==> inputs of v35 <==
==> flow/design.v (excerpt) <==
module mips_core (
	input         clk,
	input         rst,           
	output [31:0] imem_addr,     
	input  [31:0] imem_rdata,    
	output [31:0] dmem_addr,     
	output [31:0] dmem_wdata,    
	output        dmem_we,       
	input  [31:0] dmem_rdata,    
	output        halt           
);
==> flow/config.mk <==
export PLATFORM = sky130hd
export DESIGN_NAME = mips_core
export DESIGN_NICKNAME = mips_core
export VERILOG_FILES = /design/flow/design.v
export SDC_FILE = /design/flow/constraint.sdc
export NUM_CORES = 4
export LEC_CHECK = 0
export CAP_MARGIN = 15
export CORE_MARGIN = 2
export CORE_UTILIZATION = 72
export CTS_CLUSTER_DIAMETER = 98
export CTS_CLUSTER_SIZE = 41
export PLACE_DENSITY = 0.65
export SETUP_SLACK_MARGIN = -0.3
export SLEW_MARGIN = 20
==> flow/constraint.sdc <==
create_clock -name core_clock -period 2.9 [get_ports {clk}]
set_input_delay 0.5800 -clock core_clock [delete_from_list [all_inputs] [get_ports {clk}]]
set_output_delay 0.5800 -clock core_clock [all_outputs]
set_load 0.01 [all_outputs]
run.sh (not shown) runs the stock make flow with config.mk's settings and CLKGATE_MAP_FILE=.
==> v3: changes against v35 <==
Settings changed: ABC_AREA set to 1, CAP_MARGIN 15 to 10, CELL_PAD_IN_SITES_DETAIL_PLACEMENT set to 2, CELL_PAD_IN_SITES_GLOBAL_PLACEMENT set to 2, CORE_ASPECT_RATIO set to 1.64, CORE_MARGIN 2 to 10, CTS_CLUSTER_DIAMETER 98 to 311, CTS_CLUSTER_SIZE 41 to 34, GPL_ROUTABILITY_DRIVEN set to 0, GPL_TIMING_DRIVEN set to 1, HOLD_SLACK_MARGIN set to -0.01, PLACE_DENSITY 0.65 to not set, PLACE_DENSITY_LB_ADDON set to 0.15, SETUP_SLACK_MARGIN -0.3 to not set, SLEW_MARGIN 20 to 35.
==> flow/constraint.sdc (replaced) <==
create_clock -name core_clock -period 15.8 [get_ports {clk}]
set_input_delay 3.1600 -clock core_clock [delete_from_list [all_inputs] [get_ports {clk}]]
set_output_delay 3.1600 -clock core_clock [all_outputs]
set_load 0.01 [all_outputs]
==> impl_metrics.toml <==
# generated from flow reports
[floorplan]
fp_util = 0.726
die-area_um2 = 114000
die_x_um = 267
core-area_um2 = 99400
core.rowCount = 148

[synthesis]
top_area_frac = 0.426
syn_avg_cell_area_um2 = 9.45
synth_cells = 7639
ys_cells = 7639
topCellsByArea = "edfxtp_1 (43%), dfrtp_1 (13%), o21ai_0 (8.2%), nor2_1 (6.8%), o221ai_1 (4.7%)"
ys_types = 59
yosysChipArea_um2 = 72200
aoi_share = 0.178

[status]
error = "[ERROR FLW-0024] Place density exceeds 1.0 (current PLACE_DENSITY_LB_ADDON =  0.15). Please check if the value of  PLACE_DENSITY_LB_ADDON is between 0 and 0.99."
lastStage = "global placement without I/O (3_1_place_gp_skip_io)"
outcome = "stopped before the end"
That was v3.
==> impl_metrics.toml <==
# generated from flow reports
[status]
error = "[ERROR GRT-0116] Global routing finished with congestion. Check the congestion regions in the DRC Viewer."
outcome = "stopped before the end"
lastStage = "global routing (5_1_grt)"

[synthesis]
top_area_frac = 0.439
yosysChipArea_um2 = 70000
synth_cells = 4479
ys_cells = 4479

[floorplan]
core.rowCount = 114
That was v35.

==> run X: inputs <==
mips_core again, from the RTL that the note above started with.
Settings: LEC_CHECK=0, ABC_AREA=0, CAP_MARGIN=20, CELL_PAD_IN_SITES_DETAIL_PLACEMENT=0, CORE_MARGIN=2, CORE_UTILIZATION=66, CTS_CLUSTER_SIZE=46, SLEW_MARGIN=35; clock period 5.53 ns.
==> run Z (differences from run X) <==
==> flow/config.mk (replaced) <==
export PLATFORM = sky130hd
export DESIGN_NAME = mips_core
export DESIGN_NICKNAME = mips_core
export VERILOG_FILES = /design/flow/design.v
export SDC_FILE = /design/flow/constraint.sdc
export NUM_CORES = 4
export LEC_CHECK = 0
export CAP_MARGIN = 35
export CORE_MARGIN = 2
export CORE_UTILIZATION = 61
export SETUP_SLACK_MARGIN = 1.27
export SLEW_MARGIN = 20
==> flow/constraint.sdc (replaced) <==
create_clock -name core_clock -period 5.06 [get_ports {clk}]
set_input_delay 1.0120 -clock core_clock [delete_from_list [all_inputs] [get_ports {clk}]]
set_output_delay 1.0120 -clock core_clock [all_outputs]
set_load 0.01 [all_outputs]
==> results.txt <==
flow finished, numbers: status=complete, but fails checks, Fail Reasons=negative setup slack, DIE AREA=118,000 µm², post_cts resized=151, Via Count=between 50,000 and 60,000, power share of the clock group=32.2%, clock skew=~97 ps, Row Count=124, starting density of the core=61.4%, DP HPWL=175 mm, PnR worst setup slack=-1880 ps, Area after DPL=80,700 µm², core area=around 110,000 µm², routability congestion estimate=1.11, pre-CTS setup slack=-1840 ps, final setup fails=53, Pwr Total=35.6 mW, combinational share of cell area=33.9%, Placed Instances=around 6,700
[end of results for run Z]
==> results.txt <==
run metrics: core area=105,000 µm², main area contributors=edfxtp_1 (44%), mux4_2 (21%), dfrtp_1 (14%), Row Count=119, Area after DPL=79,300 µm², Error=[ERROR DPL-0033] detailed placement checks failed during check placement., Placed Instances=6,508, IO Pins=between 150 and 200, Largest logic family=multiplexers, status=stopped before the end, DIE AREA=109,000 µm², routability congestion estimate=between 1 and 1.5, Yosys top cell by area=edfxtp_1, Fail Step=clock tree synthesis, pre-CTS setup slack=-1610 ps, starting density of the core=around two thirds
[end of results for run X]

==> try-ember: inputs <==
mips_core again, from the RTL that the note above started with.
make LEC_CHECK=0 CAP_MARGIN=20 CORE_MARGIN=2 CORE_UTILIZATION=66 CTS_CLUSTER_SIZE=50 SETUP_SLACK_MARGIN=-0.31 SLEW_MARGIN=35 finish   # period 5.06 ns
==> try-garnet: changes against try-ember <==
--- a/flow/config.mk
+++ b/flow/config.mk
@@ -7,7 +7,6 @@
 export LEC_CHECK = 0
 export CAP_MARGIN = 20
 export CORE_MARGIN = 2
-export CORE_UTILIZATION = 66
-export CTS_CLUSTER_SIZE = 50
-export SETUP_SLACK_MARGIN = -0.31
-export SLEW_MARGIN = 35
+export CORE_UTILIZATION = 62
+export CTS_CLUSTER_DIAMETER = 396
+export SLEW_MARGIN = 20
==> try-fjord: changes against try-ember <==
==> flow/config.mk (replaced) <==
export PLATFORM = sky130hd
export DESIGN_NAME = mips_core
export DESIGN_NICKNAME = mips_core
export VERILOG_FILES = /design/flow/design.v
export SDC_FILE = /design/flow/constraint.sdc
export NUM_CORES = 4
export LEC_CHECK = 0
export ABC_AREA = 1
export CAP_MARGIN = 20
export CELL_PAD_IN_SITES_GLOBAL_PLACEMENT = 2
export CORE_ASPECT_RATIO = 1.25
export CORE_MARGIN = 6
export CORE_UTILIZATION = 40
export GPL_TIMING_DRIVEN = 0
export MAX_ROUTING_LAYER = met4
export SLEW_MARGIN = 20
==> flow/constraint.sdc (replaced) <==
create_clock -name core_clock -period 10.0 [get_ports {clk}]
set_input_delay 2.0000 -clock core_clock [delete_from_list [all_inputs] [get_ports {clk}]]
set_output_delay 2.0000 -clock core_clock [all_outputs]
set_load 0.01 [all_outputs]
==> qor summary <==
Crit path launch type: try-garnet register; try-fjord register; try-ember -
Layout area overhead: try-garnet 23.47%; try-fjord 17.61%; try-ember -
Worst setup slack after placement: try-garnet -2.063 ns; try-fjord 2.567 ns; try-ember -1.934 ns
Result of the run: try-garnet complete, but fails checks; try-fjord finished clean; try-ember stopped before the end
Last stage reached: try-garnet -; try-fjord -; try-ember 5_1_grt
Violated checks: try-garnet setup timing; try-fjord -; try-ember -
Final number of setup-violating endpoints: try-garnet 59; try-fjord 0; try-ember -
# Cells Yosys: try-garnet 4479; try-fjord 7639; try-ember 4479
Number of logged tool warnings: try-garnet 104; try-fjord 98; try-ember -
Worst IR drop on VDD: try-garnet 574.9 uV; try-fjord 156.0 uV; try-ember -
Launch instance of the worst register-to-register path: try-garnet MEM_WB.writeRegReg.wordOut[2]$_DFF_PP0_; try-fjord MEM_WB.writeRegReg.wordOut[2]$_DFF_PP0_; try-ember -
Worst Tran Pin Value: try-garnet 1.376 ns; try-fjord 1.431 ns; try-ember -
Sequential cell area share: try-garnet 46.56%; try-fjord 47.38%; try-ember -
Chip Height: try-garnet 340.0 um; try-fjord 486.9 um; try-ember 329.7 um
Maximum fanout along the worst path: try-garnet 8; try-fjord 10; try-ember -
Seq. cell area: try-garnet 0.04025 mm^2; try-fjord 0.04021 mm^2; try-ember -
Die X-Extent: try-garnet 340.0 um; try-fjord 391.9 um; try-ember 329.7 um
Total CTS buffers: try-garnet 141; try-fjord 153; try-ember 143
Crit path capture type: try-garnet register; try-fjord register; try-ember -
Post-synthesis instance area: try-garnet 0.07001 mm^2; try-fjord 0.07215 mm^2; try-ember 0.07001 mm^2
Registers: try-garnet 1402; try-fjord 1402; try-ember -
Combinational share of power: try-garnet 26.7%; try-fjord 22.9%; try-ember -
Mux area share: try-garnet 24.26%; try-fjord 0.4994%; try-ember 24.26%
DRC violation total after the first TritonRoute iteration: try-garnet 13340; try-fjord 14210; try-ember -
Cell count of the worst hold path: try-garnet 0; try-fjord 0; try-ember -

==> v21 <==
Starting RTL as in the previous note.
clock: 15.8 ns
lec_check: 0
abc_area: 0
cap_margin: 10
cell_pad_in_sites_detail_placement: 2
cell_pad_in_sites_global_placement: 2
core_aspect_ratio: 1.64
core_margin: 10
core_utilization: 72
cts_cluster_diameter: 311
cts_cluster_size: 34
gpl_routability_driven: 0
gpl_timing_driven: 0
hold_slack_margin: 0.21
place_density_lb_addon: 0.15
slew_margin: 35
==> inputs of v1, as changes to v21 <==
ABC_AREA = not set   (was 0)
CAP_MARGIN = 20   (was 10)
CELL_PAD_IN_SITES_DETAIL_PLACEMENT = not set   (was 2)
CELL_PAD_IN_SITES_GLOBAL_PLACEMENT = not set   (was 2)
CORE_ASPECT_RATIO = not set   (was 1.64)
CORE_MARGIN = 2   (was 10)
CORE_UTILIZATION = 29   (was 72)
CTS_CLUSTER_DIAMETER = not set   (was 311)
CTS_CLUSTER_SIZE = not set   (was 34)
GPL_ROUTABILITY_DRIVEN = not set   (was 0)
GPL_TIMING_DRIVEN = not set   (was 0)
HOLD_SLACK_MARGIN = not set   (was 0.21)
PLACE_DENSITY_LB_ADDON = not set   (was 0.15)
SLEW_MARGIN = 20   (was 35)
==> flow/constraint.sdc (replaced) <==
create_clock -name core_clock -period 13.4 [get_ports {clk}]
set_input_delay 2.6800 -clock core_clock [delete_from_list [all_inputs] [get_ports {clk}]]
set_output_delay 2.6800 -clock core_clock [all_outputs]
set_load 0.01 [all_outputs]
==> inputs of v27, as changes to v21 <==
ABC_AREA = not set   (was 0)
CAP_MARGIN = 20   (was 10)
CELL_PAD_IN_SITES_DETAIL_PLACEMENT = not set   (was 2)
CELL_PAD_IN_SITES_GLOBAL_PLACEMENT = not set   (was 2)
CORE_ASPECT_RATIO = not set   (was 1.64)
CORE_MARGIN = 2   (was 10)
CTS_CLUSTER_DIAMETER = 392   (was 311)
CTS_CLUSTER_SIZE = not set   (was 34)
GPL_ROUTABILITY_DRIVEN = not set   (was 0)
GPL_TIMING_DRIVEN = not set   (was 0)
HOLD_SLACK_MARGIN = not set   (was 0.21)
PLACE_DENSITY = 0.41   (was not set)
PLACE_DENSITY_LB_ADDON = not set   (was 0.15)
SLEW_MARGIN = 20   (was 35)
TNS_END_PERCENT = 10   (was not set)
==> flow/constraint.sdc (replaced) <==
create_clock -name core_clock -period 7.2 [get_ports {clk}]
set_input_delay 1.4400 -clock core_clock [delete_from_list [all_inputs] [get_ports {clk}]]
set_output_delay 1.4400 -clock core_clock [all_outputs]
set_load 0.01 [all_outputs]
==> notes <==
v1 finished clean. v21 did not get past 3_1_place_gp_skip_io (FLW-0024). v27 ended with an error in 5_1_grt (GRT-0116). Die area, highest first: v1, v21, v27. Area after synthesis is the same in v21 and v27. In synthesized cell count, v27 and v1 do not differ.
==> figures <==
metric                                                                          v21              v1                        v27
Run status                                                aborted with a tool error  finished clean  aborted with a tool error
Last stage reached                                             3_1_place_gp_skip_io               -                    5_1_grt
Post-Place Cells                                                                  -            7652                       5868
Number of port buffers                                                            -             163                        163
Post-placement cell area                                                          -       75800 um2                  74400 um2
Fraction of the core area occupied by cells at floorplan                      72.5%           29.1%                      72.5%
Clock tree root buffer cell                                                       -       clkbuf_16                  clkbuf_16
Routability Congestion                                                            -           0.967                       1.10
TritonCTS Sinks                                                                   -            1402                       1402
Die Y                                                                        419 um          495 um                     316 um
Post-CTS Hold Buffers                                                             -               0                          0
CORE AREA                                                                 96600 um2      240000 um2                  96600 um2
Post CTS Setup Buffer Count                                                       -               0                          8
Power figures rest on the tool's default switching activity, not on a simulated workload.
